==> inputs of build 23 <==
Design Remoto, start of the top module:
module Remoto(clk,rst,entrada,comando,su,sd,suB,sdB,saida_1,saida1_1,saida2_1,soma_result_1,sinal_A,sinal_B);
parameter inicia            = 2'b00;   
parameter inicia_1          = 2'b01;    
parameter leitura           = 2'b10; 
parameter zera_B    = 3'b010;
parameter zera_tudo = 3'b011;
parameter soma      = 3'b100;
parameter sub       = 3'b101;
parameter muda_sinal= 3'b110;
parameter  DESLIGADO = 0;
parameter  ESPERA = 1;
parameter limite_um      =  4095; 
parameter lid_zero      =  3594;  
parameter  RECEBE_A_DEZ = 2;
parameter  RECEBE_A_UNI = 3;
parameter  MUDA_SINAL_A = 4;
parameter  RECEBE_A_DEZ_B = 5;
parameter  RECEBE_A_UNI_B = 6;
parameter  MUDA_SINAL_B = 7;
parameter  ZERA_TUDO = 8;	
parameter lid_um  			=  3281;  
parameter tempo_zero      =  648;
parameter tempo_bit  =  312;
input         clk;      
input         rst;
input         entrada;    
output reg [7:0] comando;
output reg[6:0] su;
output reg[6:0] sd;
output reg[6:0] suB;
output reg[6:0] sdB; 
wire [8:0] soma_result;
output reg [8:0] soma_result_1;
reg [4:0] estado_m;
reg [7:0] vetorA;
reg [7:0] vetorA_aux;
reg [7:0] vetorA_2;
reg [7:0] vetorA_1;
reg [7:0] vetorB;
reg [7:0] vetorB_aux;
reg [7:0] vetorB_1;
reg [7:0] vetorB_2;
reg on;
output reg sinal_A;
output reg sinal_B;
reg    [11:0] contado_inicial;            
reg           contado_inicial_flag;      
reg [26:0]delay;
reg [2:0]op;
wire [6:0] saida;
wire [6:0] saida1;
wire [6:0] saida2;
output [6:0] saida_1;
output [6:0] saida1_1;
output [6:0] saida2_1;
  ...
clock: 6.52 ns
lec_check: 0
abc_area: 1
cap_margin: 20
core_margin: 2
core_utilization: 70
cts_cluster_diameter: 221
cts_cluster_size: 15
hold_slack_margin: 0.3
max_routing_layer: met4
place_density_lb_addon: 0.11
setup_slack_margin: 1.94
slew_margin: 20
tns_end_percent: 5
run.sh (not shown) runs the stock make flow with config.mk's settings and CLKGATE_MAP_FILE=.
==> inputs of trial 64, as changes to build 23 <==
Settings changed: CTS_CLUSTER_SIZE 15 to default, HOLD_SLACK_MARGIN 0.3 to -0.09, MAX_ROUTING_LAYER met4 to default, PLACE_DENSITY_LB_ADDON 0.11 to default, SETUP_SLACK_MARGIN 1.94 to 0.34, TNS_END_PERCENT 5 to default.
==> flow/constraint.sdc (replaced) <==
create_clock -name core_clock -period 6.18 [get_ports {clk}]
set_input_delay 1.2360 -clock core_clock [delete_from_list [all_inputs] [get_ports {clk}]]
set_output_delay 1.2360 -clock core_clock [all_outputs]
set_load 0.01 [all_outputs]
==> comparison <==
Trial 64 never finished: it broke off in global routing (5_1_grt) (ODB-0269). Build 23 completed and failed the layout checks on negative setup slack. In area after synthesis, build 23 and trial 64 do not differ. In die size, build 23 and trial 64 do not differ. Synthesized cell count is the same in build 23 and trial 64.
==> figures <==
                                                                  build 23                  trial 64
GP Congestion                                                        0.942                     0.961
Clk sink count                                                         153                       153
Tally of buffers added on design ports                                  70                        70
Post-detailed-placement cell area                              14,900 um^2               15,000 um^2
Number of placed cells counting well taps                            2,485                     2,506
Number of post-CTS setup repair buffers                                 80                        83
HPWL reported at the end of detailed placement                   25,500 um                 25,400 um
Post-cts sizing count                                                  221                       278
Post-Synth AOI/OAI Area                                              15.2%                     15.2%
Pre-CTS WS                                                        -39.6 ps                   -248 ps
Outcome                                         complete, but fails checks            did not finish
Failing step                                                             -  global routing (5_1_grt)
Reasons for failing layout checks                     negative setup slack                         -

---

==> inputs of run a <==
Remoto again, from the RTL that the note above started with.
clock: 6.19 ns
lec_check: 0
abc_area: 1
cap_margin: 0
core_margin: 2
core_utilization: 72
cts_cluster_size: 10
place_density: 0.4
slew_margin: 20
tns_end_percent: 10
==> run b: changes against run a <==
CAP_MARGIN = 20   (was 0)
CORE_UTILIZATION = 70   (was 72)
CTS_CLUSTER_SIZE = 74   (was 10)
PLACE_DENSITY = not set   (was 0.4)
PLACE_DENSITY_LB_ADDON = 0.0   (was not set)
SETUP_SLACK_MARGIN = 1.91   (was not set)
TNS_END_PERCENT = not set   (was 10)
==> flow/constraint.sdc (replaced) <==
create_clock -name core_clock -period 7.17 [get_ports {clk}]
set_input_delay 1.4340 -clock core_clock [delete_from_list [all_inputs] [get_ports {clk}]]
set_output_delay 1.4340 -clock core_clock [all_outputs]
set_load 0.01 [all_outputs]
==> run c: changes against run a <==
CAP_MARGIN = 20   (was 0)
CORE_UTILIZATION = 68   (was 72)
CTS_CLUSTER_DIAMETER = 221   (was not set)
CTS_CLUSTER_SIZE = not set   (was 10)
PLACE_DENSITY = not set   (was 0.4)
TNS_END_PERCENT = not set   (was 10)
==> flow/constraint.sdc (replaced) <==
create_clock -name core_clock -period 6.18 [get_ports {clk}]
set_input_delay 1.2360 -clock core_clock [delete_from_list [all_inputs] [get_ports {clk}]]
set_output_delay 1.2360 -clock core_clock [all_outputs]
set_load 0.01 [all_outputs]
==> comparison table <==
metric	run b	run a	run c
Outcome	aborted with a tool error	failed layout checks	failed layout checks
Stage where the flow stopped	5_1_grt	-	-
Violated checks	-	setup timing	setup timing
Startpoint of the worst hold path	-	contagem[0]$_SDFF_PP0_	contado_inicial[0]$_SDFF_PP0_
Logic gate fraction of the total cell area	-	59.9%	59.1%
Post-layout utilization of the core	-	87.4%	88.2%
Seq group	-	986 uW	987 uW
WL met1	-	15900 um	17800 um
Final Max Slew Viols	-	0	0
Register-to-register setup slack	-	1.82 ns	1.71 ns
Area occupied by registers	-	3070 um^2	3080 um^2
Placed Instance Area	15100 um^2	14900 um^2	15000 um^2
Final Hold Vio Count	-	0	0
CP Class	-	register to primary output	register to primary output
Tap Cells	-	234	270
Inverters excl. clock	-	343	343
Headroom to the max-slew limit	-	34.8%	20.6%
Maximum ir drop on the vdd rail	-	0.221 mV	0.206 mV
Clock tree from TritonCTS	-	yes	yes
Non-filler instance count after layout	-	2559	2663
Capture point of the worst reg-to-reg path	-	delay[6]$_SDFFE_PP0P_	delay[1]$_SDFFE_PP0P_
Largest cell class	-	multi-input combinational cells	multi-input combinational cells
Weighted congestion reported at the end of routability-driven placement	0.943	0.929	0.929
Period utilization	-	108%	114%
Nature of the critical path endpoint	-	primary output	primary output
FP Core Util	71.1%	73.5%	68.6%

---

==> inputs of try-indigo <==
Remoto again, from the RTL that the note above started with.
// Remoto
module Remoto(clk,rst,entrada,comando,su,sd,suB,sdB,saida_1,saida1_1,saida2_1,soma_result_1,sinal_A,sinal_B);
clock: 6.19 ns
lec_check: 0
abc_area: 1
cap_margin: 20
core_aspect_ratio: 1.33
core_margin: 2
core_utilization: 72
cts_cluster_diameter: 393
cts_cluster_size: 98
place_density: 0.4
slew_margin: 20
tns_end_percent: 10
==> inputs of try-quartz, as changes to try-indigo <==
Settings changed: ABC_AREA 1 to unset, CORE_ASPECT_RATIO 1.33 to unset, CTS_CLUSTER_DIAMETER 393 to unset, CTS_CLUSTER_SIZE 98 to unset, PLACE_DENSITY 0.4 to 0.39, TNS_END_PERCENT 10 to unset.
==> flow/constraint.sdc (replaced) <==
create_clock -name core_clock -period 11.7 [get_ports {clk}]
set_input_delay 2.3400 -clock core_clock [delete_from_list [all_inputs] [get_ports {clk}]]
set_output_delay 2.3400 -clock core_clock [all_outputs]
set_load 0.01 [all_outputs]
==> inputs of try-delta, as changes to try-indigo <==
Settings changed: ABC_AREA 1 to unset, CORE_ASPECT_RATIO 1.33 to unset, CTS_CLUSTER_DIAMETER 393 to unset, CTS_CLUSTER_SIZE 98 to 70, MAX_ROUTING_LAYER set to met4, PLACE_DENSITY 0.4 to unset, PLACE_DENSITY_LB_ADDON set to 0.0, SETUP_SLACK_MARGIN set to 1.86, TNS_END_PERCENT 10 to unset.
==> flow/constraint.sdc (replaced) <==
create_clock -name core_clock -period 6.47 [get_ports {clk}]
set_input_delay 1.2940 -clock core_clock [delete_from_list [all_inputs] [get_ports {clk}]]
set_output_delay 1.2940 -clock core_clock [all_outputs]
set_load 0.01 [all_outputs]
==> flow_results.org <==
#+TITLE: Implementation results

** Status
- The flow ran to the end and the layout has no timing, DRC or antenna violations.

** Synthesis
- Per the synthesis report, the adder-cell share of the synthesized area is 0.129.

** Power
- Max power group :: the clock network

** Finish
- Non-clock inverter count in the final layout :: 77
- Share of final layout cell area taken by non-clock buffers :: 0.0504
- Clock buf/inv share :: 0.0419

** Route
- Met3 wire length :: 1.99 mm
- Total iterations of the first detailed-routing run :: 6

** Timing
- The worst path meets setup with 1380 ps of slack.

** Placement
- Placed cell count :: 2010
# the run above: try-quartz

==> flow_results.org <==
* Implementation run

** Placement
- Including well taps, the total number of placed cells is 2096.

** Synthesis
- The synthesized instance count is 1786.
- At floorplan, the net count of the design was reported as 1916.
- Yosys top cell by area :: dfxtp_1
- According to the Yosys statistics, the synthesized design has a chip area of 13500 µm².
- The commonest register cell is dfxtp_1.
- Per the synthesis report, the adder-cell share of the synthesized area is 0.129.

** Status
- The flow halted during global routing (5_1_grt).
- The tool reported: "[ERROR GRT-0232] Routing congestion too high. Check the congestion heatmap in the GUI".
- Result of the run :: stopped before the end

** Clock network
- In this run the deepest clock path goes through 2 buffers.
# the run above: try-delta

==> flow_results.org <==
#+TITLE: Implementation results

** Finish
- Share of final layout cell area taken by non-clock buffers :: 0.0822
- Per the layout report, the design carries 343 non-clock inverters.

** Status
- A clean result was blocked by negative setup slack.
- Result of the run :: finished with violations

** Route
- Met3 wire length :: 3.51 mm
- Total iterations of the first detailed-routing run :: 10

** Power
- Ranked by power, first place goes to the clock network.

** Timing
- Final Worst Setup Slack :: -669 ps
- Setup violations remaining at the end of the flow were counted as 26.

** Placement
- The detailed placer reported the number of placed instances as 2481.

** Synthesis
- In this run, the synthesized area fraction spent on adder and majority cells is recorded as 0.119.
# the run above: try-indigo


---

==> pepper: inputs <==
Remoto again, from the RTL that the note above started with.
Settings: LEC_CHECK=0, CAP_MARGIN=5, CELL_PAD_IN_SITES_DETAIL_PLACEMENT=2, CORE_ASPECT_RATIO=0.59, CORE_MARGIN=2, CORE_UTILIZATION=31, GPL_ROUTABILITY_DRIVEN=0, GPL_TIMING_DRIVEN=0, HOLD_SLACK_MARGIN=0.26, MIN_ROUTING_LAYER=met1, PLACE_DENSITY_LB_ADDON=0.05, SETUP_SLACK_MARGIN=3.57, SLEW_MARGIN=5, TNS_END_PERCENT=90; clock period 12.7 ns.
==> nickel: changes against pepper <==
CELL_PAD_IN_SITES_DETAIL_PLACEMENT = default   (was 2)
CORE_ASPECT_RATIO = default   (was 0.59)
CORE_UTILIZATION = 70   (was 31)
CTS_CLUSTER_DIAMETER = 358   (was default)
CTS_CLUSTER_SIZE = 54   (was default)
GPL_ROUTABILITY_DRIVEN = default   (was 0)
GPL_TIMING_DRIVEN = default   (was 0)
HOLD_SLACK_MARGIN = 0.29   (was 0.26)
MIN_ROUTING_LAYER = default   (was met1)
PLACE_DENSITY_LB_ADDON = default   (was 0.05)
SETUP_SLACK_MARGIN = -0.5   (was 3.57)
SLEW_MARGIN = 20   (was 5)
TNS_END_PERCENT = default   (was 90)
==> flow/constraint.sdc (replaced) <==
create_clock -name core_clock -period 6.44 [get_ports {clk}]
set_input_delay 1.2880 -clock core_clock [delete_from_list [all_inputs] [get_ports {clk}]]
set_output_delay 1.2880 -clock core_clock [all_outputs]
set_load 0.01 [all_outputs]
==> willow: changes against pepper <==
ABC_AREA = 1   (was default)
CAP_MARGIN = 20   (was 5)
CELL_PAD_IN_SITES_DETAIL_PLACEMENT = default   (was 2)
CORE_ASPECT_RATIO = default   (was 0.59)
CORE_UTILIZATION = 70   (was 31)
CTS_CLUSTER_SIZE = 39   (was default)
GPL_ROUTABILITY_DRIVEN = default   (was 0)
GPL_TIMING_DRIVEN = default   (was 0)
HOLD_SLACK_MARGIN = default   (was 0.26)
MIN_ROUTING_LAYER = default   (was met1)
PLACE_DENSITY_LB_ADDON = default   (was 0.05)
SETUP_SLACK_MARGIN = default   (was 3.57)
SLEW_MARGIN = 20   (was 5)
TNS_END_PERCENT = default   (was 90)
==> flow/constraint.sdc (replaced) <==
create_clock -name core_clock -period 6.18 [get_ports {clk}]
set_input_delay 1.2360 -clock core_clock [delete_from_list [all_inputs] [get_ports {clk}]]
set_output_delay 1.2360 -clock core_clock [all_outputs]
set_load 0.01 [all_outputs]
==> qor summary <==
| quantity | nickel | willow | pepper |
|---|---|---|---|
| Slowest library cell on the worst path | sky130_fd_sc_hd__clkdlybuf4s50_1 | sky130_fd_sc_hd__inv_1 | sky130_fd_sc_hd__clkdlybuf4s50_1 |
| Design Area, Final | 16100 um2 | 17100 um2 | 16200 um2 |
| Antenna cell count | 0 | 2 | 0 |
| Area fraction in mux cells | 3.17% | 0.154% | 3.17% |
| Result of the run | complete, but fails checks | complete, but fails checks | complete, no violations |
| Reasons for failing layout checks | setup timing | setup timing | - |
| Post-route worst hold slack | 0.469 ns | 0.451 ns | 0.431 ns |
| Minimum setup slack in the final design | -0.372 ns | -1.53 ns | 3.84 ns |
| Top layer reached by signal wires | met4 | met5 | met4 |
| Startpoint of the worst-slack reg-to-reg timing path | delay[0] | delay[0] | delay[3] |
| Skew-Pair Late Insertion Delay | 0.44 ns | 0.44 ns | 0.45 ns |
| Slew at the pin closest to its max-slew limit | 1.07 ns | 1.03 ns | 1.24 ns |
| Net count entering floorplan | 1916 | 2299 | 1916 |
| Final clock period utilization by the worst path | 106% | 125% | 69.8% |
| Power dissipated by switching net loads | 432 uW | 468 uW | 222 uW |
| Routed length on met3 | 2510 um | 6720 um | 1390 um |
| Clock tree cell share of total cell area | 3.81% | 3.26% | 3.87% |
| Total power draw | 2030 uW | 1990 uW | 1040 uW |
| Area fraction in xor and xnor cells | 7.42% | 4.04% | 7.42% |
| Power share of the clock group | 52.2% | 49.5% | 52.6% |
Power is estimated from default activity; no workload was simulated.
